<file path="design.v">
`timescale 1ns / 1ps
module FreqCounter(
	 input clock,
	 input reset,
	 input IPS_left,
     input IPS_mid,
     input IPS_right,
	 input signalleftred,
	 input signalleftblue,
	 input signalrightred,
	 input signalrightblue,	 
	 output right_red,
	 output left_red,
	 output left_forward,
     output left_backward,
     output right_forward,
     output right_backward,
	 output a, b, c, d, e, f, g,  
     output [3:0]an
    );
parameter countToR = 53711;  
parameter countToL = 53711;  
parameter Delay = 195313;  
reg [15:0] right_red_freq_count;
reg [15:0] left_red_freq_count;
reg [15:0] right_blue_freq_count;
reg [15:0] left_blue_freq_count;
reg [15:0] freq_outR;
reg [15:0] freqHold0R;
reg [15:0] freqHold1R;
reg [15:0] freqHold2R;
reg [15:0] freqHold3R;
reg [15:0] freqHold4R;
reg [15:0] freqHold5R;
reg [15:0] freqHold6R;
reg [15:0] freqHold7R;
reg [15:0] freqHold8R;
reg [15:0] freqHold9R;
reg [15:0] freqHold10R;
reg [15:0] freqHold11R;
reg [15:0] freqHold12R;
reg [15:0] freqHold13R;
reg [15:0] freqHold14R;
reg [15:0] freqHold15R;
reg [15:0] freq_outL;
reg [15:0] freqHold0L;
reg [15:0] freqHold1L;
reg [15:0] freqHold2L;
reg [15:0] freqHold3L;
reg [15:0] freqHold4L;
reg [15:0] freqHold5L;
reg [15:0] freqHold6L;
reg [15:0] freqHold7L;
reg [15:0] freqHold8L;
reg [15:0] freqHold9L;
reg [15:0] freqHold10L;
reg [15:0] freqHold11L;
reg [15:0] freqHold12L;
reg [15:0] freqHold13L;
reg [15:0] freqHold14L;
reg [15:0] freqHold15L;
reg temp_right_red;
reg temp_left_red;
reg [15:0] fcountR;
reg [15:0] fcountL;
reg [10:0] scounterR;
reg [10:0] scounterL;
reg [10:0] dcounter;
reg [10:0] swidthR;
reg [10:0] swidthL;
reg old_sig1;
reg old_sig2;
reg old_sig3;
reg old_sig4;
reg [4:0] debounce_sig1;
reg [4:0] debounce_sig2;
reg [4:0] debounce_sig3;
reg [4:0] debounce_sig4;
reg [2:0] avClkR;
reg [2:0] avClkL;
reg [18:0] freqTempR;
reg [18:0] freqTempL;
reg [3:0]temp_an;
reg [6:0]temp_sseg;
reg [9:0] mcounter;  
reg [9:0] mwidth;    
reg temp_left_forward;       
reg temp_left_backward;      
reg temp_right_forward;
reg temp_right_backward;
reg [2:0] state;
reg [17:0] servodelaycount;
reg incflag;
always @(posedge clock) begin
  if (reset) begin
	fcountR = 16'b0;
	fcountL = 16'b0;
	scounterR = 11'b0;
	scounterL = 11'b0;
	dcounter = 11'b0;
	old_sig1 = 1'b0;
	old_sig2 = 1'b0;
	old_sig3 = 1'b0;
	old_sig4 = 1'b0;
	freq_outR = 16'b0;
	freq_outL = 16'b0;
	right_red_freq_count = 16'b0;
	left_red_freq_count = 16'b0;
	right_blue_freq_count = 16'b0;
	left_blue_freq_count = 16'b0;
	avClkR = 3'b0;
	freqTempR <= 19'b0;
	freqHold0R = 16'b0;
	freqHold1R = 16'b0;
	freqHold2R = 16'b0;
	freqHold3R = 16'b0;
	freqHold4R = 16'b0;
	freqHold5R = 16'b0;
	freqHold6R = 16'b0;
	freqHold7R = 16'b0;
	freqHold8R = 16'b0;
	freqHold9R = 16'b0;
	freqHold10R = 16'b0;
	freqHold11R = 16'b0;
	freqHold12R = 16'b0;
	freqHold13R = 16'b0;
	freqHold14R = 16'b0;
	freqHold15R = 16'b0;
	avClkL = 3'b0;
	freqTempL <= 19'b0;
	freqHold0L = 16'b0;
	freqHold1L = 16'b0;
	freqHold2L = 16'b0;
	freqHold3L = 16'b0;
	freqHold4L = 16'b0;
	freqHold5L = 16'b0;
	freqHold6L = 16'b0;
	freqHold7L = 16'b0;
	freqHold8L = 16'b0;
	freqHold9L = 16'b0;
	freqHold10L = 16'b0;
	freqHold11L = 16'b0;
	freqHold12L = 16'b0;
	freqHold13L = 16'b0;
	freqHold14L = 16'b0;
	freqHold15L = 16'b0;
	debounce_sig1 = 5'b0;
	debounce_sig2 = 5'b0;
	debounce_sig3 = 5'b0;
	debounce_sig4 = 5'b0;
	temp_right_red <= 1'b0;
	temp_left_red <= 1'b0;
  end
  else begin
	fcountR = fcountR + 1;
	fcountL = fcountL + 1;
	scounterR = scounterR + 1;
	scounterL = scounterL + 1;
	dcounter = dcounter + 1;
	debounce_sig1[0] = signalleftred;
	debounce_sig2[0] = signalleftblue;
	debounce_sig3[0] = signalrightred;
	debounce_sig4[0] = signalrightblue;
	debounce_sig1 = debounce_sig1 << 1;
	debounce_sig2 = debounce_sig2 << 1;
	debounce_sig3 = debounce_sig3 << 1;
	debounce_sig4 = debounce_sig4 << 1;
	if ((&debounce_sig1) | (~&debounce_sig1))begin
		if ((signalleftred != old_sig1)) begin
			left_red_freq_count = left_red_freq_count +1;
		end
	end
	if ((&debounce_sig2) | (~&debounce_sig2))begin
        if ((signalleftblue != old_sig2)) begin
            left_blue_freq_count = left_blue_freq_count +1;
        end
    end	
	if ((&debounce_sig3) | (~&debounce_sig3))begin
        if ((signalrightred != old_sig3)) begin
            right_red_freq_count = right_red_freq_count +1;
        end
    end
	if ((&debounce_sig4) | (~&debounce_sig4))begin
        if ((signalrightblue != old_sig4)) begin
            right_blue_freq_count = right_blue_freq_count +1;
        end
    end        
	if (fcountR >= (countToR >> 4)) begin
		freq_outR = right_red_freq_count << 3; 
		freq_outR = right_blue_freq_count << 3; 
		fcountR = 0;
		right_red_freq_count = 0;		
		right_blue_freq_count = 0;
		avClkR = avClkR + 1;
	end
	case (avClkR)
            0 : freqHold0R = freq_outR;
            1 : freqHold1R = freq_outR;
            2 : freqHold2R = freq_outR;
            3 : freqHold3R = freq_outR;
            4 : freqHold4R = freq_outR;
            5 : freqHold5R = freq_outR;
            6 : freqHold6R = freq_outR;
            7 : begin
                    freqHold7R = freq_outR;
                    freqTempR <= freqHold0R + freqHold1R + freqHold2R + freqHold3R +freqHold4R + freqHold5R + freqHold6R + freqHold7R+freqHold8R + freqHold9R + freqHold10R + freqHold11R +freqHold12R + freqHold13R + freqHold14R + freqHold15R;
                 end
          default :;
      endcase
	if (fcountL >= (countToL >> 4)) begin		
		freq_outL = left_red_freq_count << 3; 
		freq_outL = left_blue_freq_count << 3; 
		fcountL = 0;		
		left_red_freq_count = 0;		
		left_blue_freq_count = 0;
		avClkL = avClkL + 1;
	end
    case (avClkL)
		0 : freqHold0L = freq_outL;
		1 : freqHold1L = freq_outL;
		2 : freqHold2L = freq_outL;
		3 : freqHold3L = freq_outL;
		4 : freqHold4L = freq_outL;
		5 : freqHold5L = freq_outL;
		6 : freqHold6L = freq_outL;
		7 : begin
				freqHold7L = freq_outL;
				freqTempL <= freqHold0L + freqHold1L + freqHold2L + freqHold3L +freqHold4L + freqHold5L + freqHold6L + freqHold7L + freqHold8L + freqHold9L + freqHold10L + freqHold11L +freqHold12L + freqHold13L + freqHold14L + freqHold15L;
			 end
		default :;
	endcase
	old_sig1 = signalleftred;
	old_sig2 = signalleftblue;
	old_sig3 = signalrightred;
	old_sig4 = signalrightblue;
	freqHold8R = freqHold0R;
	freqHold9R = freqHold1R;
	freqHold10R = freqHold2R;
	freqHold11R = freqHold3R;
	freqHold12R = freqHold4R;
	freqHold13R = freqHold5R;
	freqHold14R = freqHold6R;
	freqHold15R = freqHold7R;
    freqHold8L = freqHold0L;
    freqHold9L = freqHold1L;
    freqHold10L = freqHold2L;
    freqHold11L = freqHold3L;
    freqHold12L = freqHold4L;
    freqHold13L = freqHold5L;
    freqHold14L = freqHold6L;
    freqHold15L = freqHold7L;
    if (scounterR < swidthR) begin        
        temp_right_red <= 1;
    end
    else begin
        temp_right_red <= 0;
    end
    if (scounterL < swidthL) begin        
        temp_left_red <= 1;
    end
    else begin
        temp_left_red <= 0;
    end
  end
end
    always @ (posedge clock) begin
      if (reset) begin
        mcounter = 10'b0;
        temp_left_forward <= 1'b0;
        temp_left_backward <= 1'b0;
        temp_right_forward <= 1'b0;
        temp_right_backward <= 1'b0;
      end
      else begin
        mcounter = mcounter + 1;   
        if (IPS_left == 1 && IPS_mid == 1 && IPS_right == 0) begin              
            temp_left_backward <= 0;
            temp_right_forward <= 0;            
            if (mcounter < mwidth) begin
                temp_left_forward <= 1;
                temp_right_backward <= 1;
              end 
            else begin
                temp_left_forward <= 0;
                temp_right_backward <= 0;
              end            
        end
        if (IPS_left == 1 && IPS_mid == 0 && IPS_right == 1) begin              
            temp_left_backward <= 0;
            temp_right_backward <= 0;            
            if (mcounter < mwidth) begin
                temp_left_forward <= 1;
                temp_right_forward <= 1;
              end 
            else begin
                temp_left_forward <= 0;
                temp_right_forward <= 0;
              end            
        end
        if (IPS_left == 1 && IPS_mid == 0 && IPS_right == 0) begin              
            temp_left_backward <= 0;
            temp_right_forward <= 0;            
            temp_right_backward <= 0;
            if (mcounter < mwidth) begin
                temp_left_forward <= 1;                
              end 
            else begin
                temp_left_forward <= 0;                
              end            
        end 
        if (IPS_left == 0 && IPS_mid == 1 && IPS_right == 1) begin              
            temp_left_forward <= 0;
            temp_right_backward <= 0;            
            if (mcounter < mwidth) begin
                temp_left_backward <= 1;
                temp_right_forward <= 1;
              end 
            else begin
                temp_left_backward <= 0;
                temp_right_forward <= 0;
              end            
        end          
        if (IPS_left == 0 && IPS_mid == 0 && IPS_right == 1) begin              
            temp_left_forward <= 0;
            temp_left_backward <= 0;                        
            temp_right_backward <= 0;
            if (mcounter < mwidth) begin
                temp_right_forward <= 1;                
              end 
            else begin
                temp_right_forward <= 0;                
              end            
        end 
      end
    end
    always @ (*) begin
         if (IPS_left == 0 || IPS_mid == 0 || IPS_right == 0) begin   
             mwidth = 10'd1023;
         end
         else begin               
             mwidth = 10'd0;      
         end
       end
       always @(posedge clock) begin
          if (reset) begin
            swidthR <= 11'd220;
            swidthL <= 11'd59;
            state = 3'b000;
            servodelaycount = 18'b0;
            incflag = 1'b0;
          end
          else begin
            servodelaycount = servodelaycount + 1;
            case(state)
                3'b000: begin
                    incflag = 0;
                    if (((freqTempR >> 4) >= 250)) begin
                        state = 3'b100;
                    end
                    if (((freqTempL >> 4) >= 250)) begin
                        state = 3'b101;
                    end
                end    
                3'b001: begin 
                    if (incflag == 0) begin
                        swidthR <= swidthR - 11'd54;
                        incflag = 1;
                    end
                    if (servodelaycount>=Delay)begin
                        swidthL <= swidthL + 11'd54;
                        state = 3'b011;
                    end
                end
                3'b010: begin
                    if (incflag == 0) begin
                        swidthL <= swidthL + 11'd54;
                        incflag = 1;
                    end
                    if (servodelaycount>=Delay)begin
                        swidthR <= swidthR - 11'd54;
                        state = 3'b011;
                    end
                end
                3'b011: begin
                    servodelaycount = 0;
                    state = 3'b000;
                end 
                3'b100: begin
                    servodelaycount = 0;
                    state = 3'b001;
                end  
                3'b101: begin
                    servodelaycount = 0;
                    state = 3'b010;
                end           
           endcase
          end
       end
always @ (*) begin      
     case(dcounter[10:9])               
               2'b00 :   
                begin                 
                 temp_an = 4'b1110;
                  if (((freqTempR >> 4) >= 250) || ((freqTempL >> 4) >= 250)) begin
                    temp_sseg = 7'b1000110;   
                  end
                  else begin
                    temp_sseg = 7'b1111111;   
                  end
                end
              2'b01:   
                begin
                temp_an = 4'b1101;
                    if ((((freqTempR >> 4) < 250) &&  ((freqTempR >> 4) > 25)) || (((freqTempL >> 4) < 250) && ((freqTempL >> 4) > 25))) begin
                        temp_sseg = 7'b0001110;  
                    end 
                    else begin
                        temp_sseg = 7'b1111111;  
                    end
                end 
               2'b10:   
                begin
                 temp_an = 4'b1011;
                 temp_sseg = 7'b1111111;    
                end
               2'b11:   
                begin
                 temp_an = 4'b0111;                 
                 temp_sseg = 7'b1111111;   
                end
    endcase
end
  assign right_red = temp_right_red;
  assign left_red = temp_left_red;
  assign an = temp_an;
  assign {g, f, e, d, c, b, a} = temp_sseg;
  assign left_forward = temp_left_forward;
  assign left_backward = temp_left_backward;
  assign right_forward = temp_right_forward;        
  assign right_backward = temp_right_backward;
endmodule
</file>
<file path="run.sh">
#!/bin/bash
# the make line also repeats each setting of config.mk as NAME=value (left out here)
make -C /OpenROAD-flow-scripts/flow DESIGN_CONFIG=/design/flow/config.mk WORK_HOME=/design/flow/orfs CLKGATE_MAP_FILE= finish
</file>
<file path="config.mk">
export PLATFORM = sky130hd
export DESIGN_NAME = FreqCounter
export DESIGN_NICKNAME = FreqCounter
export VERILOG_FILES = /design/flow/design.v
export SDC_FILE = /design/flow/constraint.sdc
export NUM_CORES = 4
export LEC_CHECK = 0
export ABC_AREA = 1
export CAP_MARGIN = 20
export CORE_MARGIN = 2
export CORE_UTILIZATION = 72
export CTS_CLUSTER_DIAMETER = 243
export CTS_CLUSTER_SIZE = 22
export PLACE_DENSITY_LB_ADDON = 0.01
export SETUP_SLACK_MARGIN = 1.37
export SLEW_MARGIN = 20
</file>
<file path="constraint.sdc">
create_clock -name core_clock -period 4.7 [get_ports {clock}]
set_input_delay 0.9400 -clock core_clock [delete_from_list [all_inputs] [get_ports {clock}]]
set_output_delay 0.9400 -clock core_clock [all_outputs]
set_load 0.01 [all_outputs]
</file>
==> results of run 1 <==
[metrics by stage]
step	util, %	setup TNS [ps]	hold slack, ps	power, mW	instances
after floorplan	-	-9510	413	9.29	3759
after global placement	79.5	-30260	423	10.9	4373
after detailed placement	79.5	-32660	438	11.2	4373
after CTS	84.4	-13860	450	14.0	4476
after global routing	86.9	-29960	458	16.0	4535
final	86.9	-24540	453	15.2	4535
[final cells by class]
type                    instances  area (um2)
fillers                      2068        5070
repair buffers                368        3320
flip-flops and latches        476        9570
multi-input cells            2502       17100
well taps                     518         648
clock buffers                  27         633
inverters                     643        2450
clock inverters                 1        8.76
[timing repair]
action                                  in CTS  in global routing
resized                                    170                100
pin swaps                                  129                 69
setup buffers                               73                 50
endpoints found under the setup margin     190                272
cloned                                       2                  9
[per-layer routing]
layer	GRT usage (%)	up-vias	wire (um)
met2	65.6	1574	40500
met5	0	-	0
met4	21.5	0	8230
met3	4.25	615	8540
li1	-	11900	-
met1	43.1	12300	29900
==> metrics.cfg, run 1 <==
[clocking]
cts_tree=yes
cts_root_buf=clkbuf_16
cts.sinks=476
clk_pin_slew_ps=100
cts_buffers=25
clk_latency_ps=600
clockBufferDepth=3
htreeDepth=1
postCtsHoldBufs=0

[synth]
edf_count=0
synth_cells=3751
simple_gate_area_share_pct=30.4
yosys.area_share.xor_xnor_pct=3.24
ys_dominant_reg_cell=dfxtp_1
synth.largest_area_cell=dfxtp_1
ys_seq_share_pct=33.6
yosys_area_um2=28400
top_cell=nor2_1
async_flop_share_pct=0
mux_share_pct=0.0705
ys_cells=3751
ys_types=53
synth_area_um2=28400
topCellsByArea=dfxtp_1 34%, fa_1 16%, nor2_1 9.7%, nand2_1 9.7%, inv_1 8.4%
syn_avg_cell_area_um2=7.57
topCombFamilyByArea=simple AND/OR/NAND/NOR gates
top_cells_by_count=735 x nor2_1, 730 x nand2_1, 633 x inv_1
ys_sh_adder_pct=18.6
synth-compound-area-share_pct=2.64
synth_flops=476
synth.top_cell.area_share_pct=33.6
ys_warn_count=1

[worst_setup_path]
cp_slowest_cell=fa_1
critPathLaunch=fcountL[0]
critical_path_depth=31
arrival_ps=6320
worst-path-max-fanout=6
r2r_cells=31
timing.critical_path.to=freqTempL[13]
rrSetupSlack_ps=-1120
cp-start-kind=register
path_buffers=7
end_kind=register
r2r_start=fcountL[0]
rr_endpoint=freqTempL[13]
worstPathRequired_ps=5200
crit_family=adder cells
critPathMaxStageDelay_ps=560
crit_top_cell=fa_1
critPathKind=register to register

[min_path]
min_path_cells=1
min_path_type=register to register
hold_end=fcountL[0]
min_from=fcountL[0]

[power_and_ir_drop]
switching_share_pct=41.7
comb_power_mw=8.27
p_clk_mw=2.34
p_seq_share_pct=30.4
power.leakage_nw=15.9
clkPwrFrac_pct=15.3
powerDensity_nw_per_um2=452
largestPowerGroup=combinational logic
ir_worst_vdd_v=0.000451
switchingPower_mw=6.36
p_int_mw=8.89
p_comb_share_pct=54.2
pg_seq_mw=4.64

[timing]
fin_crit_ps=5820
tightest_slew_ps=1060
setup_viol=31
fmax_mhz=172
maxSlewHeadroom_pct=29.4
maxSlewViolCount=0
timing.final.ws_setup_ps=-1120
rsz0062_at_grt=true
period_used_pct=124
finalHoldViolCount=0
clock_skew_ps=24.2

[global_route]
grt_pass1_vias=25600
grt_pass1_wl_mm=123
grt_max_degree=99
antenna_found_initial=0
globalRouteOverflowTotal=0
track_usage_pct=36.9

[floorplan]
die_w_um=203
num_rows=72
die_y_um=203
io_pins=26
die-area_um2=41000
core_um2=38800
initCoreUtil_pct=73.1

[status]
status=finished with violations
so_faults=setup timing

[layout]
nets=4315
stdcell_area_um2=33800
syn2layout_area_growth_pct=18.9

[flow_run]
maxCapViolCount=0
warning_count=34

[routing]
vias=26400
via_per_inst=5.82
wl_per_cell_um=19.2
drc=0
wl_mm=87.2
ant_nets=0
drt_iter0_drc=2729
antenna_cells=0
drt-pass1-iter-count=8

[placed_design]
dp_slack_ps=-1400
gp_congestion=0.953
dp_hpwl_mm=48.2
portBuffers=21
place_area_um2=30900

==> run 2: changes to the inputs <==
Settings changed: CTS_CLUSTER_DIAMETER 243 to 378, CTS_CLUSTER_SIZE 22 to 15, SETUP_SLACK_MARGIN 1.37 to -0.13.
Clock period 4.7 ns to 5.0 ns, I/O delays scaled along.
==> metrics.cfg, run 2 <==
[synth]
mux_share_pct=0.0705  ; unchanged
ys_seq_share_pct=33.6  ; unchanged
synth_area_um2=28400  ; unchanged
edf_count=0  ; unchanged
ys_types=53  ; unchanged
synth.largest_area_cell=dfxtp_1  ; unchanged
topCellsByArea=dfxtp_1 34%, fa_1 16%, nor2_1 9.7%, nand2_1 9.7%, inv_1 8.4%  ; unchanged
top_cells_by_count=735 x nor2_1, 730 x nand2_1, 633 x inv_1  ; unchanged
async_flop_share_pct=0  ; unchanged
ys_cells=3751  ; unchanged
syn_avg_cell_area_um2=7.57  ; unchanged
yosys_area_um2=28400  ; unchanged
topCombFamilyByArea=simple AND/OR/NAND/NOR gates  ; unchanged
synth.top_cell.area_share_pct=33.6  ; unchanged
synth-compound-area-share_pct=2.64  ; unchanged
ys_warn_count=1  ; unchanged
top_cell=nor2_1  ; unchanged
yosys.area_share.xor_xnor_pct=3.24  ; unchanged
ys_sh_adder_pct=18.6  ; unchanged
simple_gate_area_share_pct=30.4  ; unchanged
synth_cells=3751  ; unchanged
ys_dominant_reg_cell=dfxtp_1  ; unchanged
synth_flops=476  ; unchanged

[power_and_ir_drop]
p_int_mw=8.82  ; was 8.89 mW
clkPwrFrac_pct=19.3  ; was 15.3%
p_seq_share_pct=29.2  ; was 30.4%
p_comb_share_pct=51.5  ; was 54.2%
largestPowerGroup=combinational logic  ; unchanged
pg_seq_mw=4.37  ; was 4.64 mW
switchingPower_mw=6.16  ; was 6.36 mW
powerDensity_nw_per_um2=445  ; was 452 nW/um2
p_total_mw=15.0  ; was 15.2 mW
p_clk_mw=2.90  ; was 2.34 mW
comb_power_mw=7.71  ; was 8.27 mW
switching_share_pct=41.1  ; was 41.7%
ir_worst_vdd_v=0.000376  ; was 0.000451 V
power.leakage_nw=16.0  ; was 15.9 nW

[worst_setup_path]
rrSetupSlack_ps=-1240  ; was -1120 ps
path_buffers=5  ; was 7
cp-start-kind=register  ; unchanged
critPathMaxStageDelay_ps=550  ; was 560 ps
critical_path_depth=28  ; was 31
r2r_cells=28  ; was 31
r2r_start=fcountL[6]  ; was fcountL[0]
critPathLaunch=fcountL[6]  ; was fcountL[0]
end_kind=register  ; unchanged
crit_top_cell=fa_1  ; unchanged
worst-path-max-fanout=5  ; was 6
rr_endpoint=freqTempL[13]  ; unchanged
arrival_ps=6730  ; was 6320 ps
worstPathRequired_ps=5490  ; was 5200 ps
crit_family=adder cells  ; unchanged
critPathKind=register to register  ; unchanged
cp_slowest_cell=fa_1  ; unchanged
timing.critical_path.to=freqTempL[13]  ; unchanged

[clocking]
postCtsHoldBufs=0  ; unchanged
clk_pin_slew_ps=90  ; was 100 ps
cts_tree=yes  ; unchanged
cts.sinks=476  ; unchanged
cts_root_buf=clkbuf_16  ; unchanged
clockBufferDepth=3  ; unchanged
htreeDepth=2  ; was 1
clk_latency_ps=600  ; about the same
cts_buffers=37  ; was 25

[layout]
nFillCells=1987  ; was 2,068
syn2layout_area_growth_pct=18.5  ; was 18.9%
nets=4302  ; was 4,315
stdcell_area_um2=33600  ; was 33,800 um2

[global_route]
antenna_found_initial=5  ; was 0
track_usage_pct=40.7  ; was 36.9%
grt_max_degree=160  ; was 99
grt_pass1_vias=27100  ; was 25,600
grt_pass1_wl_mm=134  ; was 123 mm
globalRouteOverflowTotal=0  ; unchanged

[timing]
tightest_slew_ps=1160  ; was 1060 ps
fmax_mhz=160  ; was 172 MHz
rsz0062_at_grt=true  ; unchanged
timing.final.ws_setup_ps=-1240  ; was -1120 ps
fin_tns_setup_ps=-23480  ; was -24,540 ps
clock_skew_ps=31.1  ; was 24.2 ps
maxSlewViolCount=0  ; unchanged
period_used_pct=125  ; was 124%
maxSlewHeadroom_pct=22.6  ; was 29.4%
finalHoldViolCount=0  ; unchanged
setup_viol=30  ; was 31
hold_ws_ps=438  ; was 453 ps
fin_crit_ps=6240  ; was 5820 ps

[routing]
drt_iter0_drc=3139  ; was 2,729
wl_per_cell_um=20.3  ; was 19.2 um
drc=0  ; unchanged
vias=27200  ; was 26,400
wl_mm=91.9  ; was 87.2 mm
via_per_inst=6.02  ; was 5.82
drt-pass1-iter-count=17  ; was 8
ant_nets=0  ; unchanged

[status]
so_faults=setup timing  ; unchanged
status=finished with violations  ; unchanged

[floorplan]
io_pins=26  ; unchanged
num_rows=72  ; unchanged
die_y_um=203  ; unchanged
core_um2=38800  ; unchanged
initCoreUtil_pct=73.1  ; unchanged
die-area_um2=41000  ; unchanged
die_w_um=203  ; unchanged

[placed_design]
portBuffers=21  ; unchanged
dp_hpwl_mm=48.2  ; about the same
dp_slack_ps=-1180  ; was -1400 ps
place_area_um2=30700  ; was 30,900 um2
gp_congestion=0.985  ; was 0.953

[min_path]
min_path_cells=1  ; unchanged
min_path_type=register to register  ; unchanged
hold_end=scounterR[0]  ; was fcountL[0]
min_from=scounterR[0]  ; was fcountL[0]

[flow_run]
maxCapViolCount=0  ; unchanged
warning_count=41  ; was 34

-- run 2: area by class of cell --
class                           instances  area, um2  share of cell area, %
Timing Repair Buffer                  354       2990                   8.90
Inverter                              643       2430                   7.22
Clock inverter                          2       38.8                  0.115
Sequential cell                       476       9580                   28.5
Multi-Input combinational cell       2491      17000                   50.4
Clock buffer                           41        983                   2.92
Antenna cell                            3       7.51                 0.0223
Tap cell                              518        648                   1.93
-- run 2: metrics by stage --
step | util (%) | std cells
2_1_floorplan | - | 3759
3_3_place_gp | 79.0 | 4357
3_5_place_dp | 79.0 | 4357
4_1_cts | 85.0 | 4508
5_1_grt | 86.6 | 4527
6_report | 86.7 | 4528
-- run 2: what timing repair did --
item                                    in CTS  in global routing
resized                                    117                129
cloned                                       0                  0
buffers inserted                           112                 35
pin swaps                                  112                137
endpoints found under the setup margin      24                 30
-- run 2: routing by layer --
layer  global-route usage [%]  part of all wire [%]
met3                     9.71                    11
met2                     70.8                    47
met5                        0                 0.082
met1                     43.7                    33
met4                     28.1                   9.3
==> run 3: changes to the inputs <==
Settings changed: ABC_AREA 1 to default, CTS_CLUSTER_DIAMETER 378 to default, CTS_CLUSTER_SIZE 15 to default, SETUP_SLACK_MARGIN -0.13 to 1.9.
Clock period 5.0 ns to 7.05 ns, I/O delays scaled along.
==> metrics.cfg, run 3 <==
[status]
status=timing/DRC/antenna clean  ; was finished with violations

[worst_setup_path]
worst-path-max-fanout=8  ; was 5
critPathKind=register to register  ; unchanged
r2r_start=fcountL[1]  ; was fcountL[6]
path_buffers=4  ; was 5
arrival_ps=7180  ; was 6730 ps
critical_path_depth=24  ; was 28
cp_slowest_cell=fa_1  ; unchanged
rr_endpoint=freqTempL[17]  ; was freqTempL[13]
critPathMaxStageDelay_ps=630  ; was 550 ps
r2r_cells=24  ; was 28
cp_cell_sequence=ha_4 > o21ai_1 > a22oi_2 > a311o_1 > a2111oi_4 > a2bb2oi_4 > buf_12 > buf_12 > buf_12 > mux2i_4 > fa_1 > inv_1 > fa_1 > fa_1 > fa_1 > fa_2 > nand2b_4 > a21oi_4 > o211ai_1 > nand2_1 > a221o_1 > or4_1 > a41o_1 > a21oi_1
timing.critical_path.to=freqTempL[17]  ; was freqTempL[13]
worstPathRequired_ps=7560  ; was 5490 ps
cp-start-kind=register  ; unchanged
crit_family=adder cells  ; unchanged
end_kind=register  ; unchanged
rrSetupSlack_ps=380  ; was -1240 ps
crit_top_cell=fa_1  ; unchanged
critPathLaunch=fcountL[1]  ; was fcountL[6]

[timing]
clock_skew_ps=22.3  ; was 31.1 ps
fin_crit_ps=6670  ; was 6240 ps
finalHoldViolCount=0  ; unchanged
fin_tns_setup_ps=0  ; was -23,480 ps
period_used_pct=94.6  ; was 125%
hold_ws_ps=448  ; was 438 ps
setup_viol=0  ; was 30
rsz0062_at_grt=true  ; unchanged
tightest_slew_ps=1140  ; was 1160 ps
maxSlewHeadroom_pct=23.6  ; was 22.6%
fmax_mhz=150  ; was 160 MHz
maxSlewViolCount=0  ; unchanged

[power_and_ir_drop]
p_clk_mw=2.62  ; was 2.90 mW
switchingPower_mw=1.57  ; was 6.16 mW
clkPwrFrac_pct=42.8  ; was 19.3%
powerDensity_nw_per_um2=203  ; was 445 nW/um2
power.leakage_nw=12.5  ; was 16.0 nW
p_comb_share_pct=11.8  ; was 51.5%
p_seq_share_pct=45.4  ; was 29.2%
comb_power_mw=0.723  ; was 7.71 mW
p_int_mw=4.56  ; was 8.82 mW
switching_share_pct=25.7  ; was 41.1%
ir_worst_vdd_v=0.000265  ; was 0.000376 V
largestPowerGroup=sequential cells  ; was combinational logic
pg_seq_mw=2.79  ; was 4.37 mW

[synth]
edf_count=0  ; unchanged
ys_cells=2767  ; was 3,751
mux_share_pct=5.46  ; was 0.0705%
top_cell=dfxtp_1  ; was nor2_1
ys_warn_count=1  ; unchanged
syn_avg_cell_area_um2=9.40  ; was 7.57 um2
topCombFamilyByArea=adder cells  ; was simple AND/OR/NAND/NOR gates
ys_dominant_reg_cell=dfxtp_1  ; unchanged
synth_flops=476  ; unchanged
synth_area_um2=26000  ; was 28,400 um2
ys_seq_share_pct=36.6  ; was 33.6%
ys_sh_adder_pct=20.3  ; was 18.6%
yosys_area_um2=26000  ; was 28,400 um2
async_flop_share_pct=0  ; unchanged
synth_cells=2767  ; was 3,751
synth.top_cell.area_share_pct=36.6  ; was 33.6%
synth-compound-area-share_pct=10.6  ; was 2.64%
topCellsByArea=dfxtp_1 37%, fa_1 17%, mux2i_1 4.4%, inv_1 4.0%, nor2_1 4.0%  ; was dfxtp_1 34%, fa_1 16%, nor2_1 9.7%, nand2_1 9.7%, inv_1 8.4%
ys_types=87  ; was 53
top_cells_by_count=476 x dfxtp_1, 276 x inv_1, 276 x nor2_1  ; was 735 x nor2_1, 730 x nand2_1, 633 x inv_1
yosys.area_share.xor_xnor_pct=4.21  ; was 3.24%
synth.largest_area_cell=dfxtp_1  ; unchanged
simple_gate_area_share_pct=16.3  ; was 30.4%

[clocking]
clk_pin_slew_ps=60  ; was 90 ps
postCtsHoldBufs=0  ; unchanged
cts_tree=yes  ; unchanged
cts_buffers=49  ; was 37
htreeDepth=2  ; unchanged
clk_latency_ps=600  ; about the same
clockBufferDepth=3  ; unchanged
cts.sinks=476  ; unchanged
cts_root_buf=clkbuf_16  ; unchanged

[routing]
drt_iter0_drc=1586  ; was 3,139
wl_mm=64.3  ; was 91.9 mm
via_per_inst=6.14  ; was 6.02
drt-pass1-iter-count=8  ; was 17
drc=0  ; unchanged
vias=20700  ; was 27,200
ant_nets=0  ; unchanged
antenna_cells=0  ; was 3
wl_per_cell_um=19.1  ; was 20.3 um

[placed_design]
dp_hpwl_mm=39.0  ; was 48.2 mm
portBuffers=21  ; unchanged
dp.cells=3172  ; was 4,357
gp_congestion=0.837  ; was 0.985

[global_route]
globalRouteOverflowTotal=0  ; unchanged
antenna_found_initial=0  ; was 5
grt_pass1_vias=21500  ; was 27,100
grt_pass1_wl_mm=103  ; was 134 mm
track_usage_pct=33.0  ; was 40.7%
grt_max_degree=108  ; was 160

[floorplan]
die_w_um=194  ; was 203 um
io_pins=26  ; unchanged
num_rows=69  ; was 72
initCoreUtil_pct=73.1  ; about the same
die_y_um=194  ; was 203 um
core_um2=35600  ; was 38,800 um2
die-area_um2=37700  ; was 41,000 um2

[layout]
final_util_pct=85.1  ; was 86.7%
nFillCells=1942  ; was 1,987
syn2layout_area_growth_pct=16.3  ; was 18.5%
nets=3166  ; was 4,302
instances_no_fill=3363  ; was 4,528

[min_path]
min_path_type=register to register  ; unchanged
hold_end=dcounter[0]  ; was scounterR[0]
min_path_cells=1  ; unchanged
min_from=dcounter[0]  ; was scounterR[0]

[flow_run]
maxCapViolCount=0  ; unchanged
warning_count=36  ; was 41

run 3: stage by stage:
step / power (mW) / worst slack, ps / instance area, um2
floorplan: 3.28 / 806 / 26700
global placement: 3.40 / 50.8 / 27200
detailed placement: 3.42 / -69.8 / 27200
CTS: 6.08 / 736 / 29800
global route: 6.31 / 182 / 30300
finish: 6.13 / 379 / 30300
run 3: what timing repair did:
action / CTS / global route
setup endpoints to repair: 28 / 31
resized: 77 / 72
gates cloned: 3 / 0
buffers inserted: 85 / 17
pin swaps: 62 / 43
run 3: area by class of cell:
class	count	area [um2]	area share, %
multi-input combinational	1879	15700	52.0
timing repair buffer	175	1710	5.64
sequential	476	9560	31.6
inverter	286	1080	3.56
tap	461	577	1.91
clock buffer	67	1400	4.61
clock inverter	19	206	0.682
run 3: routing by layer:
| metal | track usage [%] | share of wire [%] | vias up |
|---|---|---|---|
| li1 | - | - | 9423 |
| met1 | 41.9 | 40 | 10300 |
| met2 | 57.9 | 50 | 781 |
| met3 | 4.31 | 5.9 | 182 |
| met4 | 12.1 | 3.3 | 0 |
| met5 | 0 | 0 | - |
==> run 4: changes to the inputs <==
Settings changed: ABC_AREA from default to 1, CELL_PAD_IN_SITES_DETAIL_PLACEMENT from default to 1, CORE_MARGIN 2 to 10, CORE_UTILIZATION 72 to 40, GPL_TIMING_DRIVEN from default to 0, MIN_ROUTING_LAYER from default to met2, PLACE_DENSITY_LB_ADDON 0.01 to default, SETUP_SLACK_MARGIN 1.9 to default, SLEW_MARGIN 20 to 15, TNS_END_PERCENT from default to 40.
Clock period 7.05 ns to 6.74 ns, I/O delays scaled along.
==> metrics.cfg, run 4 <==
[status]
status=timing/DRC/antenna clean  ; unchanged

[power_and_ir_drop]
p_clk_mw=3.20  ; was 2.62 mW
comb_power_mw=4.24  ; was 0.723 mW
pg_seq_mw=3.24  ; was 2.79 mW
p_int_mw=6.39  ; was 4.56 mW
switching_share_pct=40.2  ; was 25.7%
p_comb_share_pct=39.7  ; was 11.8%
ir_worst_vdd_v=0.000214  ; was 0.000265 V
switchingPower_mw=4.29  ; was 1.57 mW
p_total_mw=10.7  ; was 6.13 mW
clkPwrFrac_pct=30.0  ; was 42.8%
power.leakage_nw=15.0  ; was 12.5 nW
p_seq_share_pct=30.4  ; was 45.4%
powerDensity_nw_per_um2=333  ; was 203 nW/um2
largestPowerGroup=combinational logic  ; was sequential cells

[worst_setup_path]
critical_path_depth=31  ; was 24
critPathKind=register to register  ; unchanged
critPathMaxStageDelay_ps=530  ; was 630 ps
rrSetupSlack_ps=210  ; was 380 ps
crit_top_cell=fa_1  ; unchanged
cp-start-kind=register  ; unchanged
arrival_ps=7070  ; was 7180 ps
worst-path-max-fanout=10  ; was 8
r2r_start=fcountR[0]  ; was fcountL[1]
rr_endpoint=freqTempR[17]  ; was freqTempL[17]
crit_family=adder cells  ; unchanged
worstPathRequired_ps=7280  ; was 7560 ps
timing.critical_path.to=freqTempR[17]  ; was freqTempL[17]
critPathLaunch=fcountR[0]  ; was fcountL[1]
end_kind=register  ; unchanged
cp_slowest_cell=fa_1  ; unchanged
path_buffers=7  ; was 4
r2r_cells=31  ; was 24

[routing]
drt_iter0_drc=5777  ; was 1,586
wl_mm=91.7  ; was 64.3 mm
drc=0  ; unchanged
ant_nets=0  ; unchanged
via_per_inst=6.95  ; was 6.14
drt-pass1-iter-count=18  ; was 8
vias=33600  ; was 20,700
wl_per_cell_um=19.0  ; was 19.1 um

[min_path]
min_path_cells=1  ; unchanged
min_path_type=register to register  ; unchanged
min_from=scounterR[0]  ; was dcounter[0]
hold_end=scounterR[0]  ; was dcounter[0]

[synth]
edf_count=0  ; unchanged
simple_gate_area_share_pct=30.4  ; was 16.3%
ys_seq_share_pct=33.6  ; was 36.6%
synth.largest_area_cell=dfxtp_1  ; unchanged
ys_cells=3751  ; was 2,767
top_cell=nor2_1  ; was dfxtp_1
mux_share_pct=0.0705  ; was 5.46%
ys_types=53  ; was 87
yosys.area_share.xor_xnor_pct=3.24  ; was 4.21%
ys_warn_count=1  ; unchanged
async_flop_share_pct=0  ; unchanged
syn_avg_cell_area_um2=7.57  ; was 9.40 um2
yosys_area_um2=28400  ; was 26,000 um2
topCellsByArea=dfxtp_1 34%, fa_1 16%, nor2_1 9.7%, nand2_1 9.7%, inv_1 8.4%  ; was dfxtp_1 37%, fa_1 17%, mux2i_1 4.4%, inv_1 4.0%, nor2_1 4.0%
synth_area_um2=28400  ; was 26,000 um2
topCombFamilyByArea=simple AND/OR/NAND/NOR gates  ; was adder cells
ys_dominant_reg_cell=dfxtp_1  ; unchanged
top_cells_by_count=735 x nor2_1, 730 x nand2_1, 633 x inv_1  ; was 476 x dfxtp_1, 276 x inv_1, 276 x nor2_1
synth-compound-area-share_pct=2.64  ; was 10.6%
synth_flops=476  ; unchanged
ys_sh_adder_pct=18.6  ; was 20.3%
synth.top_cell.area_share_pct=33.6  ; was 36.6%
synth_cells=3751  ; was 2,767

[timing]
hold_ws_ps=453  ; was 448 ps
maxSlewHeadroom_pct=23.5  ; was 23.6%
tightest_slew_ps=1150  ; was 1140 ps
period_used_pct=96.9  ; was 94.6%
fin_crit_ps=6530  ; was 6670 ps
setup_viol=0  ; unchanged
finalHoldViolCount=0  ; unchanged
fmax_mhz=153  ; was 150 MHz
rsz0062_at_grt=true  ; unchanged
clock_skew_ps=28.7  ; was 22.3 ps
maxSlewViolCount=0  ; unchanged

[layout]
final_util_pct=45.7  ; was 85.1%
nets=4147  ; was 3,166
nFillCells=8765  ; was 1,942
syn2layout_area_growth_pct=12.9  ; was 16.3%

[clocking]
postCtsHoldBufs=0  ; unchanged
clk_latency_ps=650  ; was 600 ps
clockBufferDepth=3  ; unchanged
htreeDepth=2  ; unchanged
clk_pin_slew_ps=60  ; about the same
cts_buffers=53  ; was 49
cts_tree=yes  ; unchanged
cts_root_buf=clkbuf_16  ; unchanged
cts.sinks=476  ; unchanged

[floorplan]
die_w_um=286  ; was 194 um
core_um2=70100  ; was 35,600 um2
die-area_um2=82000  ; was 37,700 um2
io_pins=26  ; unchanged
num_rows=97  ; was 69
die_y_um=286  ; was 194 um
initCoreUtil_pct=40.5  ; was 73.1%

[global_route]
antenna_found_initial=0  ; unchanged
track_usage_pct=32.9  ; was 33.0%
grt_max_degree=14  ; was 108
grt_pass1_wl_mm=141  ; was 103 mm
grt_pass1_vias=37600  ; was 21,500
globalRouteOverflowTotal=0  ; unchanged

[placed_design]
portBuffers=20  ; was 21
dp_hpwl_mm=64.6  ; was 39.0 mm
gp_congestion=0.957  ; was 0.837

[flow_run]
warning_count=32  ; was 36
maxCapViolCount=0  ; unchanged

==> run 4: layout make-up <==
type / count / area [um2] / share of cell area (%)
clock buffer: 79 / 1550 / 4.85
clock inverter: 19 / 290 / 0.906
antenna: 1 / 2.50 / 0.00781
tap: 940 / 1180 / 3.67
buffer: 149 / 843 / 2.63
timing repair buffer: 34 / 305 / 0.953
inverter: 643 / 2420 / 7.54
multi-input combinational: 2491 / 15900 / 49.7
sequential: 476 / 9530 / 29.8
==> run 4: per-stage QoR <==
stage               cell area [um2]  setup WS (ps)  cells  setup TNS, ps
floorplan                     28400            774   3759              0
global placement              29800           -635   4719          -7290
detailed placement            29800           -842   4719         -10030
CTS                           31700           3.65   4817              0
global route                  32000           -107   4831           -431
finish                        32000            210   4832              0
==> run 4: layer usage <==
layer	global-route usage [%]	wire length, um	up-vias
met4	8.59	10200	44
met2	39.6	45300	8896
met3	41.3	35000	1123
met1	-	0	12000
li1	-	-	11500
met5	13.3	1120	-
==> run 4: repair_timing <==
item,CTS,global route
resized,14,76
pin swaps,0,5
endpoints found under the setup margin,10,23
buffers inserted,0,13
==> run 5: changes to the inputs <==
Settings changed: ABC_AREA 1 to default, CELL_PAD_IN_SITES_DETAIL_PLACEMENT 1 to default, CORE_MARGIN 10 to 2, GPL_TIMING_DRIVEN 0 to default, MIN_ROUTING_LAYER met2 to default, SLEW_MARGIN 15 to 20, TNS_END_PERCENT 40 to default.
Clock period 6.74 ns to 6.67 ns, I/O delays scaled along.
==> metrics.cfg, run 5 <==
[status]
status=timing/DRC/antenna clean  ; unchanged

[global_route]
track_usage_pct=17.3  ; was 32.9%
grt_pass1_vias=19700  ; was 37,600
grt_pass1_wl_mm=96.8  ; was 141 mm
grt_max_degree=97  ; was 14
antenna_found_initial=1  ; was 0
globalRouteOverflowTotal=0  ; unchanged

[floorplan]
initCoreUtil_pct=40.4  ; was 40.5%
die_w_um=259  ; was 286 um
die_y_um=259  ; was 286 um
num_rows=93  ; was 97
core_um2=64300  ; was 70,100 um2
die-area_um2=67100  ; was 82,000 um2
io_pins=26  ; unchanged

[timing]
fin_crit_ps=6480  ; was 6530 ps
finalHoldViolCount=0  ; unchanged
period_used_pct=97.2  ; was 96.9%
hold_ws_ps=437  ; was 453 ps
setup_viol=0  ; unchanged
fmax_mhz=154  ; was 153 MHz
rsz0062_at_grt=true  ; unchanged
maxSlewHeadroom_pct=22.1  ; was 23.5%
fin_tns_setup_ps=0  ; unchanged
clock_skew_ps=25.4  ; was 28.7 ps
maxSlewViolCount=0  ; unchanged
tightest_slew_ps=1160  ; was 1150 ps
timing.final.ws_setup_ps=186  ; was 210 ps

[power_and_ir_drop]
switching_share_pct=25.3  ; was 40.2%
p_total_mw=6.49  ; was 10.7 mW
pg_seq_mw=2.94  ; was 3.24 mW
ir_worst_vdd_v=0.000183  ; was 0.000214 V
p_seq_share_pct=45.3  ; was 30.4%
comb_power_mw=0.632  ; was 4.24 mW
power.leakage_nw=12.3  ; was 15.0 nW
p_clk_mw=2.91  ; was 3.20 mW
p_int_mw=4.85  ; was 6.39 mW
p_comb_share_pct=9.7  ; was 39.7%
clkPwrFrac_pct=44.9  ; was 30.0%
switchingPower_mw=1.64  ; was 4.29 mW
powerDensity_nw_per_um2=217  ; was 333 nW/um2
largestPowerGroup=sequential cells  ; was combinational logic

[clocking]
cts.sinks=476  ; unchanged
clk_pin_slew_ps=60  ; about the same
postCtsHoldBufs=0  ; unchanged
htreeDepth=2  ; unchanged
cts_tree=yes  ; unchanged
clockBufferDepth=3  ; unchanged
cts_buffers=53  ; unchanged
cts_root_buf=clkbuf_16  ; unchanged
clk_latency_ps=610  ; was 650 ps

[worst_setup_path]
r2r_cells=24  ; was 31
critical_path_depth=24  ; was 31
critPathLaunch=fcountL[1]  ; was fcountR[0]
cp_cell_sequence=ha_4 > buf_6 > nand4_1 > a311o_1 > a2111oi_4 > a2bb2oi_4 > buf_12 > clkbuf_16 > mux2_2 > fa_1 > inv_1 > fa_1 > fa_1 > fa_1 > inv_1 > ha_4 > o21ai_2 > a21oi_2 > o211ai_1 > nand2_1 > a221o_1 > or4_1 > a41o_1 > a21oi_2
arrival_ps=7000  ; was 7070 ps
rrSetupSlack_ps=190  ; was 210 ps
worstPathRequired_ps=7190  ; was 7280 ps
crit_family=adder cells  ; unchanged
r2r_start=fcountL[1]  ; was fcountR[0]
timing.critical_path.to=freqTempL[17]  ; was freqTempR[17]
cp-start-kind=register  ; unchanged
critPathKind=register to register  ; unchanged
crit_top_cell=fa_1  ; unchanged
path_buffers=5  ; was 7
end_kind=register  ; unchanged
cp_slowest_cell=fa_1  ; unchanged
worst-path-max-fanout=6  ; was 10
rr_endpoint=freqTempL[17]  ; was freqTempR[17]
critPathMaxStageDelay_ps=550  ; was 530 ps

[min_path]
min_path_cells=2  ; was 1
min_from=state[4]  ; was scounterR[0]
min_path_type=register to register  ; unchanged
hold_end=state[2]  ; was scounterR[0]

[routing]
ant_nets=0  ; unchanged
wl_mm=56.9  ; was 91.7 mm
vias=19200  ; was 33,600
drt_iter0_drc=1072  ; was 5,777
via_per_inst=5.13  ; was 6.95
drt-pass1-iter-count=5  ; was 18
wl_per_cell_um=15.2  ; was 19.0 um
antenna_cells=0  ; was 1
drc=0  ; unchanged

[synth]
ys_types=87  ; was 53
synth_area_um2=26000  ; was 28,400 um2
synth.largest_area_cell=dfxtp_1  ; unchanged
synth-compound-area-share_pct=10.6  ; was 2.64%
yosys_area_um2=26000  ; was 28,400 um2
yosys.area_share.xor_xnor_pct=4.21  ; was 3.24%
mux_share_pct=5.46  ; was 0.0705%
ys_cells=2767  ; was 3,751
ys_dominant_reg_cell=dfxtp_1  ; unchanged
syn_avg_cell_area_um2=9.40  ; was 7.57 um2
async_flop_share_pct=0  ; unchanged
ys_sh_adder_pct=20.3  ; was 18.6%
topCellsByArea=dfxtp_1 37%, fa_1 17%, mux2i_1 4.4%, inv_1 4.0%, nor2_1 4.0%  ; was dfxtp_1 34%, fa_1 16%, nor2_1 9.7%, nand2_1 9.7%, inv_1 8.4%
top_cell=dfxtp_1  ; was nor2_1
synth_flops=476  ; unchanged
ys_seq_share_pct=36.6  ; was 33.6%
synth.top_cell.area_share_pct=36.6  ; was 33.6%
ys_warn_count=1  ; unchanged
top_cells_by_count=476 x dfxtp_1, 276 x inv_1, 276 x nor2_1  ; was 735 x nor2_1, 730 x nand2_1, 633 x inv_1
edf_count=0  ; unchanged
topCombFamilyByArea=adder cells  ; was simple AND/OR/NAND/NOR gates
simple_gate_area_share_pct=16.3  ; was 30.4%
synth_cells=2767  ; was 3,751

[layout]
final_util_pct=46.4  ; was 45.7%
nets=3153  ; was 4,147
syn2layout_area_growth_pct=14.7  ; was 12.9%
nFillCells=6008  ; was 8,765

[placed_design]
portBuffers=21  ; was 20
gp_congestion=0.798  ; was 0.957
dp_slack_ps=-565  ; was -842 ps
dp_hpwl_mm=40.4  ; was 64.6 mm

[flow_run]
warning_count=33  ; was 32
maxCapViolCount=0  ; unchanged

run 5: final cells by class:
cell class	instances	area (um2)	share of cell area (%)
clock buffer	83	1630	5.46
clock inverter	12	128	0.428
inverter	286	1080	3.61
multi-input combinational	1878	15100	50.5
sequential	476	9540	32.0
tap	855	1070	3.59
timing repair buffer	159	1320	4.43
run 5: through the flow:
step                instances  area (um2)
finish                   3749       29800
CTS                      3739       29500
global route             3749       29800
detailed placement       3642       27700
global placement         3642       27700
floorplan                2775       26100
run 5: timing repair:
action,CTS,global route
pin swaps,0,20
gates resized,0,55
cloned,0,1
buffers inserted,2,7
setup endpoints to repair,4,13
run 5: layer usage:
| metal | share of wire (%) | vias up | track usage, % |
|---|---|---|---|
| met1 | 45 | 9382 | 22.7 |
| met3 | 4.7 | 96 | 2.86 |
| met4 | 2.6 | 2 | 4.82 |
| met2 | 47 | 362 | 29.2 |
| met5 | 0.016 | - | 0 |
| li1 | - | 9402 | - |
==> run 6: changes to the inputs <==
Settings changed: CORE_ASPECT_RATIO from default to 1.01, CORE_UTILIZATION 40 to 68, CTS_CLUSTER_SIZE from default to 90, GPL_ROUTABILITY_DRIVEN from default to 0, HOLD_SLACK_MARGIN from default to 0.05, MAX_ROUTING_LAYER from default to met4, PLACE_DENSITY_LB_ADDON from default to 0.01, SETUP_SLACK_MARGIN from default to 1.54, SLEW_MARGIN 20 to 25, TNS_END_PERCENT from default to 10.
Clock period 6.67 ns to 5.5 ns, I/O delays scaled along.
==> metrics.cfg, run 6 <==
[status]
status=finished with violations  ; was timing/DRC/antenna clean
so_faults=setup timing

[timing]
maxSlewHeadroom_pct=33.2  ; was 22.1%
maxSlewViolCount=0  ; unchanged
clock_skew_ps=29.1  ; was 25.4 ps
tightest_slew_ps=1000  ; was 1160 ps
rsz0062_at_grt=true  ; unchanged
timing.final.ws_setup_ps=-842  ; was 186 ps
period_used_pct=115  ; was 97.2%
finalHoldViolCount=0  ; unchanged
fin_crit_ps=6340  ; was 6480 ps
hold_ws_ps=448  ; was 437 ps
setup_viol=23  ; was 0
fmax_mhz=158  ; was 154 MHz

[worst_setup_path]
worstPathRequired_ps=6040  ; was 7190 ps
crit_top_cell=fa_1  ; unchanged
critPathKind=register to register  ; unchanged
cp-start-kind=register  ; unchanged
timing.critical_path.to=freqTempL[17]  ; unchanged
path_buffers=5  ; unchanged
end_kind=register  ; unchanged
r2r_cells=25  ; was 24
critPathLaunch=fcountL[0]  ; was fcountL[1]
rrSetupSlack_ps=-840  ; was 190 ps
cp_slowest_cell=fa_1  ; unchanged
critical_path_depth=25  ; was 24
critPathMaxStageDelay_ps=520  ; was 550 ps
rr_endpoint=freqTempL[17]  ; unchanged
r2r_start=fcountL[0]  ; was fcountL[1]
crit_family=adder cells  ; unchanged
worst-path-max-fanout=23  ; was 6
arrival_ps=6880  ; was 7000 ps

[routing]
ant_nets=0  ; unchanged
via_per_inst=5.82  ; was 5.13
drt-pass1-iter-count=5  ; unchanged
drc=0  ; unchanged
wl_per_cell_um=17.4  ; was 15.2 um
antenna_cells=0  ; unchanged
drt_iter0_drc=1381  ; was 1,072
wl_mm=60.3  ; was 56.9 mm
vias=20200  ; was 19,200

[synth]
synth.largest_area_cell=dfxtp_1  ; unchanged
yosys.area_share.xor_xnor_pct=4.21  ; unchanged
ys_sh_adder_pct=20.3  ; unchanged
synth-compound-area-share_pct=10.6  ; unchanged
synth_flops=476  ; unchanged
async_flop_share_pct=0  ; unchanged
synth.top_cell.area_share_pct=36.6  ; unchanged
ys_dominant_reg_cell=dfxtp_1  ; unchanged
topCombFamilyByArea=adder cells  ; unchanged
mux_share_pct=5.46  ; unchanged
top_cells_by_count=476 x dfxtp_1, 276 x inv_1, 276 x nor2_1  ; unchanged
topCellsByArea=dfxtp_1 37%, fa_1 17%, mux2i_1 4.4%, inv_1 4.0%, nor2_1 4.0%  ; unchanged
syn_avg_cell_area_um2=9.40  ; unchanged
yosys_area_um2=26000  ; unchanged
ys_warn_count=1  ; unchanged
top_cell=dfxtp_1  ; unchanged
ys_types=87  ; unchanged
simple_gate_area_share_pct=16.3  ; unchanged
ys_seq_share_pct=36.6  ; unchanged
synth_cells=2767  ; unchanged
synth_area_um2=26000  ; unchanged
ys_cells=2767  ; unchanged
edf_count=0  ; unchanged

[power_and_ir_drop]
pg_seq_mw=3.57  ; was 2.94 mW
p_seq_share_pct=45.5  ; was 45.3%
clkPwrFrac_pct=44.0  ; was 44.9%
switching_share_pct=25.1  ; was 25.3%
ir_worst_vdd_v=0.000284  ; was 0.000183 V
p_int_mw=5.88  ; was 4.85 mW
switchingPower_mw=1.97  ; was 1.64 mW
powerDensity_nw_per_um2=259  ; was 217 nW/um2
p_clk_mw=3.45  ; was 2.91 mW
comb_power_mw=0.827  ; was 0.632 mW
power.leakage_nw=12.7  ; was 12.3 nW
largestPowerGroup=sequential cells  ; unchanged
p_comb_share_pct=10.5  ; was 9.7%

[floorplan]
num_rows=72  ; was 93
initCoreUtil_pct=68.4  ; was 40.4%
die-area_um2=39800  ; was 67,100 um2
die_y_um=201  ; was 259 um
core_um2=38000  ; was 64,300 um2
io_pins=26  ; unchanged
die_w_um=199  ; was 259 um

[layout]
nFillCells=2516  ; was 6,008
nets=3220  ; was 3,153
syn2layout_area_growth_pct=16.4  ; was 14.7%
final_util_pct=79.7  ; was 46.4%

[clocking]
htreeDepth=2  ; unchanged
postCtsHoldBufs=0  ; unchanged
clk_latency_ps=610  ; about the same
clockBufferDepth=3  ; unchanged
cts_root_buf=clkbuf_16  ; unchanged
cts_tree=yes  ; unchanged
cts.sinks=476  ; unchanged
clk_pin_slew_ps=60  ; about the same
cts_buffers=50  ; was 53

[placed_design]
portBuffers=21  ; unchanged
dp_slack_ps=-1530  ; was -565 ps
dp_hpwl_mm=40.9  ; was 40.4 mm

[flow_run]
maxCapViolCount=0  ; unchanged
warning_count=36  ; was 33

[min_path]
min_path_type=register to register  ; unchanged
min_from=temp_left_forward  ; was state[4]
hold_end=temp_left_forward  ; was state[2]
min_path_cells=2  ; unchanged

[global_route]
antenna_found_initial=0  ; was 1
grt_max_degree=115  ; was 97
grt_pass1_wl_mm=98.2  ; was 96.8 mm
globalRouteOverflowTotal=0  ; unchanged
track_usage_pct=31.4  ; was 17.3%
grt_pass1_vias=20400  ; was 19,700

run 6: metrics by stage:
stage / cells / cell area, um2 / TNS, ps / total power [mW]
finish: 3474 / 30300 / -8780 / 7.84
global route: 3474 / 30300 / -14650 / 8.11
CTS: 3462 / 29900 / -8960 / 7.86
detailed placement: 3372 / 28200 / -25370 / 4.43
global placement: 3371 / 28100 / -24320 / 4.40
floorplan: 2775 / 26500 / -8120 / 4.19
run 6: what timing repair did:
| item | in CTS | in global routing |
|---|---|---|
| gates resized | 14 | 56 |
| pin swaps | 8 | 55 |
| setup buffers | 3 | 11 |
| setup endpoints to repair | 29 | 44 |
| cloned | 0 | 1 |
run 6: metal layers:
metal / vias up / global-route usage (%) / wire, um / part of all wire [%]
met5: - / - / 0 / 0
met3: 135 / 5.61 / 3800 / 6.3
met1: 9960 / 39.3 / 25200 / 42
li1: 9537 / - / - / -
met4: 0 / 9.43 / 1590 / 2.6
met2: 599 / 52.1 / 29700 / 49
run 6: layout make-up:
class | count | area, um2 | area share (%)
timing repair buffer | 229 | 1880 | 6.22
tap | 518 | 648 | 2.14
clock buffer | 78 | 1580 | 5.22
inverter | 286 | 1080 | 3.55
multi-input combinational | 1878 | 15500 | 51.1
sequential | 476 | 9540 | 31.5
clock inverter | 9 | 103 | 0.339
==> run 7: changes to the inputs <==
Settings changed: CORE_ASPECT_RATIO 1.01 to default, CORE_UTILIZATION 68 to 69, CTS_CLUSTER_SIZE 90 to default, GPL_ROUTABILITY_DRIVEN 0 to default, HOLD_SLACK_MARGIN 0.05 to default, MAX_ROUTING_LAYER met4 to default, PLACE_DENSITY_LB_ADDON 0.01 to default, SETUP_SLACK_MARGIN 1.54 to default, SLEW_MARGIN 25 to 20, TNS_END_PERCENT 10 to default.
Clock period 5.5 ns to 7.56 ns, I/O delays scaled along.
==> metrics.cfg, run 7 <==
[layout]
nets=3057  ; was 3,220
instances_no_fill=3303  ; was 3,474
syn2layout_area_growth_pct=8.72  ; was 16.4%
stdcell_area_um2=28300  ; was 30,300 um2
final_util_pct=75.6  ; was 79.7%

[worst_setup_path]
critPathKind=register to register  ; unchanged
path_buffers=3  ; was 5
arrival_ps=7640  ; was 6880 ps
worstPathRequired_ps=8070  ; was 6040 ps
crit_top_cell=fa_1  ; unchanged
critPathMaxStageDelay_ps=510  ; was 520 ps
rrSetupSlack_ps=430  ; was -840 ps
crit_family=adder cells  ; unchanged
critPathLaunch=fcountL[0]  ; unchanged
r2r_cells=23  ; was 25
end_kind=register  ; unchanged
critical_path_depth=23  ; was 25
rr_endpoint=freqTempL[17]  ; unchanged
cp-start-kind=register  ; unchanged
worst-path-max-fanout=12  ; was 23
r2r_start=fcountL[0]  ; unchanged
cp_slowest_cell=fa_1  ; unchanged
timing.critical_path.to=freqTempL[17]  ; unchanged
cp_cell_sequence=ha_1 > nand3b_1 > a22oi_1 > a311o_1 > a2111oi_2 > a2bb2oi_4 > buf_4 > mux2_2 > fa_1 > inv_1 > fa_1 > fa_1 > inv_1 > fa_1 > ha_1 > o21ai_0 > a21oi_1 > o211ai_1 > nand2_1 > a221o_1 > or4_1 > a41o_1 > a21oi_1

[synth]
simple_gate_area_share_pct=16.3  ; unchanged
top_cell=dfxtp_1  ; unchanged
topCombFamilyByArea=adder cells  ; unchanged
ys_types=87  ; unchanged
ys_cells=2767  ; unchanged
synth.largest_area_cell=dfxtp_1  ; unchanged
synth_flops=476  ; unchanged
syn_avg_cell_area_um2=9.40  ; unchanged
yosys_area_um2=26000  ; unchanged
ys_dominant_reg_cell=dfxtp_1  ; unchanged
synth.top_cell.area_share_pct=36.6  ; unchanged
ys_seq_share_pct=36.6  ; unchanged
ys_sh_adder_pct=20.3  ; unchanged
synth-compound-area-share_pct=10.6  ; unchanged
yosys.area_share.xor_xnor_pct=4.21  ; unchanged
edf_count=0  ; unchanged
mux_share_pct=5.46  ; unchanged
async_flop_share_pct=0  ; unchanged
synth_cells=2767  ; unchanged
topCellsByArea=dfxtp_1 37%, fa_1 17%, mux2i_1 4.4%, inv_1 4.0%, nor2_1 4.0%  ; unchanged
ys_warn_count=1  ; unchanged
synth_area_um2=26000  ; unchanged
top_cells_by_count=476 x dfxtp_1, 276 x inv_1, 276 x nor2_1  ; unchanged

[global_route]
antenna_found_initial=1  ; was 0
grt_pass1_wl_mm=92.1  ; was 98.2 mm
track_usage_pct=28.6  ; was 31.4%
globalRouteOverflowTotal=0  ; unchanged
grt_pass1_vias=19100  ; was 20,400
grt_max_degree=98  ; was 115

[floorplan]
die-area_um2=39300  ; was 39,800 um2
initCoreUtil_pct=69.6  ; was 68.4%
die_y_um=198  ; was 201 um
die_w_um=198  ; was 199 um
core_um2=37400  ; was 38,000 um2
num_rows=71  ; was 72
io_pins=26  ; unchanged

[power_and_ir_drop]
largestPowerGroup=sequential cells  ; unchanged
powerDensity_nw_per_um2=197  ; was 259 nW/um2
ir_worst_vdd_v=0.000191  ; was 0.000284 V
clkPwrFrac_pct=43.8  ; was 44.0%
switching_share_pct=24.9  ; was 25.1%
p_int_mw=4.17  ; was 5.88 mW
power.leakage_nw=11.7  ; was 12.7 nW
p_comb_share_pct=9.5  ; was 10.5%
pg_seq_mw=2.60  ; was 3.57 mW
p_total_mw=5.56  ; was 7.84 mW
comb_power_mw=0.530  ; was 0.827 mW
p_clk_mw=2.43  ; was 3.45 mW
p_seq_share_pct=46.7  ; was 45.5%
switchingPower_mw=1.38  ; was 1.97 mW

[routing]
vias=18900  ; was 20,200
drt_iter0_drc=1197  ; was 1,381
wl_per_cell_um=16.3  ; was 17.4 um
ant_nets=0  ; unchanged
drc=0  ; unchanged
wl_mm=53.9  ; was 60.3 mm
drt-pass1-iter-count=7  ; was 5
antenna_cells=0  ; unchanged
via_per_inst=5.73  ; was 5.82

[timing]
maxSlewHeadroom_pct=28.0  ; was 33.2%
setup_viol=0  ; was 23
period_used_pct=94.3  ; was 115%
finalHoldViolCount=0  ; unchanged
clock_skew_ps=17.2  ; was 29.1 ps
maxSlewViolCount=0  ; unchanged
fmax_mhz=140  ; was 158 MHz
rsz0062_at_grt=false  ; was true
fin_crit_ps=7130  ; was 6340 ps
tightest_slew_ps=1070  ; was 1000 ps

[clocking]
htreeDepth=2  ; unchanged
cts.sinks=476  ; unchanged
clk_pin_slew_ps=60  ; about the same
cts_root_buf=clkbuf_16  ; unchanged
cts_buffers=50  ; unchanged
clk_latency_ps=590  ; was 610 ps
clockBufferDepth=3  ; unchanged
cts_tree=yes  ; unchanged

[placed_design]
dp_hpwl_mm=38.0  ; was 40.9 mm
portBuffers=21  ; unchanged
gp_congestion=0.852
dp.cells=3214  ; was 3,372
place_area_um2=26600  ; was 28,200 um2

[min_path]
min_path_cells=2  ; unchanged
min_from=state[1]  ; was temp_left_forward
hold_end=state[3]  ; was temp_left_forward
min_path_type=register to register  ; unchanged

[flow_run]
maxCapViolCount=0  ; unchanged
warning_count=33  ; was 36

[status]
status=timing/DRC/antenna clean  ; was finished with violations

==> run 7: stage by stage <==
stage	hold slack [ps]	setup slack [ps]	setup TNS, ps
2_1_floorplan	413	849	0
4_1_cts	450	207	0
5_1_grt	469	79.8	0
3_5_place_dp	445	-6.35	-6.35
3_3_place_gp	432	127	0
6_report	450	431	0
==> run 7: layout make-up <==
| type | instances | area, um2 |
|---|---|---|
| multi-input combinational | 1878 | 14800 |
| sequential | 476 | 9530 |
| clock buffer | 73 | 1490 |
| clock inverter | 13 | 135 |
| tap | 511 | 639 |
| timing repair buffer | 66 | 569 |
| fill | 2715 | 9110 |
| inverter | 286 | 1080 |
==> run 7: per-layer routing <==
metal,vias to the layer above,track usage [%],share of wire (%)
met4,0,9.08,2.4
met3,105,3.58,3.9
met5,-,0,0
li1,9201,-,-
met2,382,48.3,48
met1,9241,38.6,45
==> run 7: timing repair <==
| item | CTS | global route |
|---|---|---|
| endpoints found under the setup margin | 0 | 3 |
| resized | 0 | 1 |
| buffers inserted | 0 | 1 |
| endpoints found under the hold margin | 0 | 0 |
| hold buffers | 0 | 0 |
==> run 8: changes to the inputs <==
Settings changed: CORE_UTILIZATION 69 to 64.
Clock period 7.56 ns to 6.53 ns, I/O delays scaled along.
==> metrics.cfg, run 8 <==
[min_path]
min_path_cells=1  ; was 2
min_path_type=register to register  ; unchanged
hold_end=dcounter[0]  ; was state[3]

[layout]
comb_area_um2=15200  ; was 14,800 um2
syn2layout_area_growth_pct=14.1  ; was 8.72%
stdcell_area_um2=29700  ; was 28,300 um2
nets=3161  ; was 3,057
instances_no_fill=3430  ; was 3,303
nFillCells=2912  ; was 2,715

[synth]
yosys.area_share.xor_xnor_pct=4.21  ; unchanged
ys_sh_adder_pct=20.3  ; unchanged
simple_gate_area_share_pct=16.3  ; unchanged
ys_dominant_reg_cell=dfxtp_1  ; unchanged
synth_area_um2=26000  ; unchanged
synth_cells=2767  ; unchanged
yosys_area_um2=26000  ; unchanged
ys_types=87  ; unchanged
syn_avg_cell_area_um2=9.40  ; unchanged
top_cells_by_count=476 x dfxtp_1, 276 x inv_1, 276 x nor2_1  ; unchanged
topCellsByArea=dfxtp_1 37%, fa_1 17%, mux2i_1 4.4%, inv_1 4.0%, nor2_1 4.0%  ; unchanged
ys_cells=2767  ; unchanged
ys_seq_share_pct=36.6  ; unchanged
top_cell=dfxtp_1  ; unchanged
topCombFamilyByArea=adder cells  ; unchanged
synth-compound-area-share_pct=10.6  ; unchanged
mux_share_pct=5.46  ; unchanged
ys_warn_count=1  ; unchanged
synth.top_cell.area_share_pct=36.6  ; unchanged
async_flop_share_pct=0  ; unchanged

[floorplan]
io_pins=26  ; unchanged
num_rows=73  ; was 71
core_um2=39900  ; was 37,400 um2
die_y_um=206  ; was 198 um
die-area_um2=42300  ; was 39,300 um2
die_w_um=206  ; was 198 um

[power_and_ir_drop]
comb_power_mw=0.673  ; was 0.530 mW
p_clk_mw=3.00  ; was 2.43 mW
p_seq_share_pct=45.0  ; was 46.7%
switching_share_pct=24.7  ; was 24.9%
largestPowerGroup=sequential cells  ; unchanged
p_comb_share_pct=10.1  ; was 9.5%
p_total_mw=6.67  ; was 5.56 mW
power.leakage_nw=12.4  ; was 11.7 nW
switchingPower_mw=1.65  ; was 1.38 mW
powerDensity_nw_per_um2=225  ; was 197 nW/um2
p_int_mw=5.03  ; was 4.17 mW

[worst_setup_path]
crit_top_cell=fa_1  ; unchanged
cp-start-kind=register  ; unchanged
rr_endpoint=freqTempL[17]  ; unchanged
cp_cell_sequence=ha_4 > buf_4 > and3_1 > and4_1 > or3_4 > a2bb2oi_4 > buf_12 > buf_4 > mux2_4 > fa_1 > inv_1 > fa_1 > fa_1 > fa_1 > inv_1 > ha_4 > o21ai_2 > a21oi_2 > o211ai_1 > nand2_1 > a221o_1 > or4_1 > a41o_1 > a21oi_2  ; was ha_1 > nand3b_1 > a22oi_1 > a311o_1 > a2111oi_2 > a2bb2oi_4 > buf_4 > mux2_2 > fa_1 > inv_1 > fa_1 > fa_1 > inv_1 > fa_1 > ha_1 > o21ai_0 > a21oi_1 > o211ai_1 > nand2_1 > a221o_1 > or4_1 > a41o_1 > a21oi_1
critical_path_depth=24  ; was 23
end_kind=register  ; unchanged
rrSetupSlack_ps=220  ; was 430 ps
critPathMaxStageDelay_ps=510  ; about the same
critPathLaunch=fcountL[1]  ; was fcountL[0]
critPathKind=register to register  ; unchanged
arrival_ps=6830  ; was 7640 ps
timing.critical_path.to=freqTempL[17]  ; unchanged
worstPathRequired_ps=7050  ; was 8070 ps
worst-path-max-fanout=8  ; was 12
r2r_start=fcountL[1]  ; was fcountL[0]
r2r_cells=24  ; was 23

[clocking]
clk_pin_slew_ps=60  ; about the same
cts_tree=yes  ; unchanged
cts_buffers=50  ; unchanged
cts_root_buf=clkbuf_16  ; unchanged
clk_latency_ps=590  ; about the same
htreeDepth=2  ; unchanged
clockBufferDepth=3  ; unchanged
cts.sinks=476  ; unchanged

[global_route]
grt_pass1_vias=19500  ; was 19,100
grt_max_degree=110  ; was 98
track_usage_pct=27.3  ; was 28.6%
globalRouteOverflowTotal=0  ; unchanged
grt_pass1_wl_mm=94.3  ; was 92.1 mm
antenna_found_initial=1  ; unchanged

[routing]
routed-wl-met2_mm=26.8  ; was 26.0 mm
drt-pass1-iter-count=7  ; unchanged
wl_mm=56.9  ; was 53.9 mm
dr.max_layer_used=met4  ; unchanged
drc=0  ; unchanged
wl_met3_mm=2.82  ; was 2.09 mm
drt_iter0_drc=1339  ; was 1,197
ant_nets=0  ; unchanged
wl_met1_mm=25.8  ; was 24.4 mm
via_per_inst=5.68  ; was 5.73

[timing]
rsz0062_at_grt=true  ; was false
tightest_slew_ps=1130  ; was 1070 ps
setup_viol=0  ; unchanged
fin_crit_ps=6310  ; was 7130 ps
clock_skew_ps=23.3  ; was 17.2 ps
finalHoldViolCount=0  ; unchanged
maxSlewHeadroom_pct=23.9  ; was 28.0%
period_used_pct=96.7  ; was 94.3%
fmax_mhz=158  ; was 140 MHz

[flow_run]
warning_count=39  ; was 33
maxCapViolCount=0  ; unchanged

[placed_design]
dp_hpwl_mm=39.4  ; was 38.0 mm
portBuffers=21  ; unchanged
dp.cells=3321  ; was 3,214

[status]
status=timing/DRC/antenna clean  ; unchanged

[run 8: stage by stage]
stage	worst slack, ps	utilization, %	TNS (ps)	hold WS (ps)
2_1_floorplan	-19.1	-	-19.1	413
3_3_place_gp	-657	68.7	-6190	426
3_5_place_dp	-787	68.9	-7640	438
4_1_cts	11.5	73.4	0	453
5_1_grt	-48.1	74.4	-74.8	475
6_report	219	74.4	0	448
[run 8: repair_timing]
item                                    CTS  global route
gates cloned                              0             1
pin swaps                                 6            40
gates resized                             9            59
buffers inserted                          2            11
endpoints found under the setup margin    8            13
[run 8: layer usage]
layer | GRT usage [%] | up-vias
li1 | - | 9407
met1 | 38.1 | 9539
met2 | 44.3 | 445
met3 | 3.60 | 103
met4 | 8.61 | 0
met5 | 0 | -
[run 8: cell type report]
cell class | count | share of cell area, %
clock buffers | 76 | 5.16
clock inverters | 18 | 0.741
diodes | 1 | 0.00843
well taps | 525 | 2.21
inverters | 286 | 3.63
multi-input cells | 1878 | 51.3
repair buffers | 170 | 4.87
flip-flops and latches | 476 | 32.1
No activity file was given, so power comes from the tool's default toggle rates.
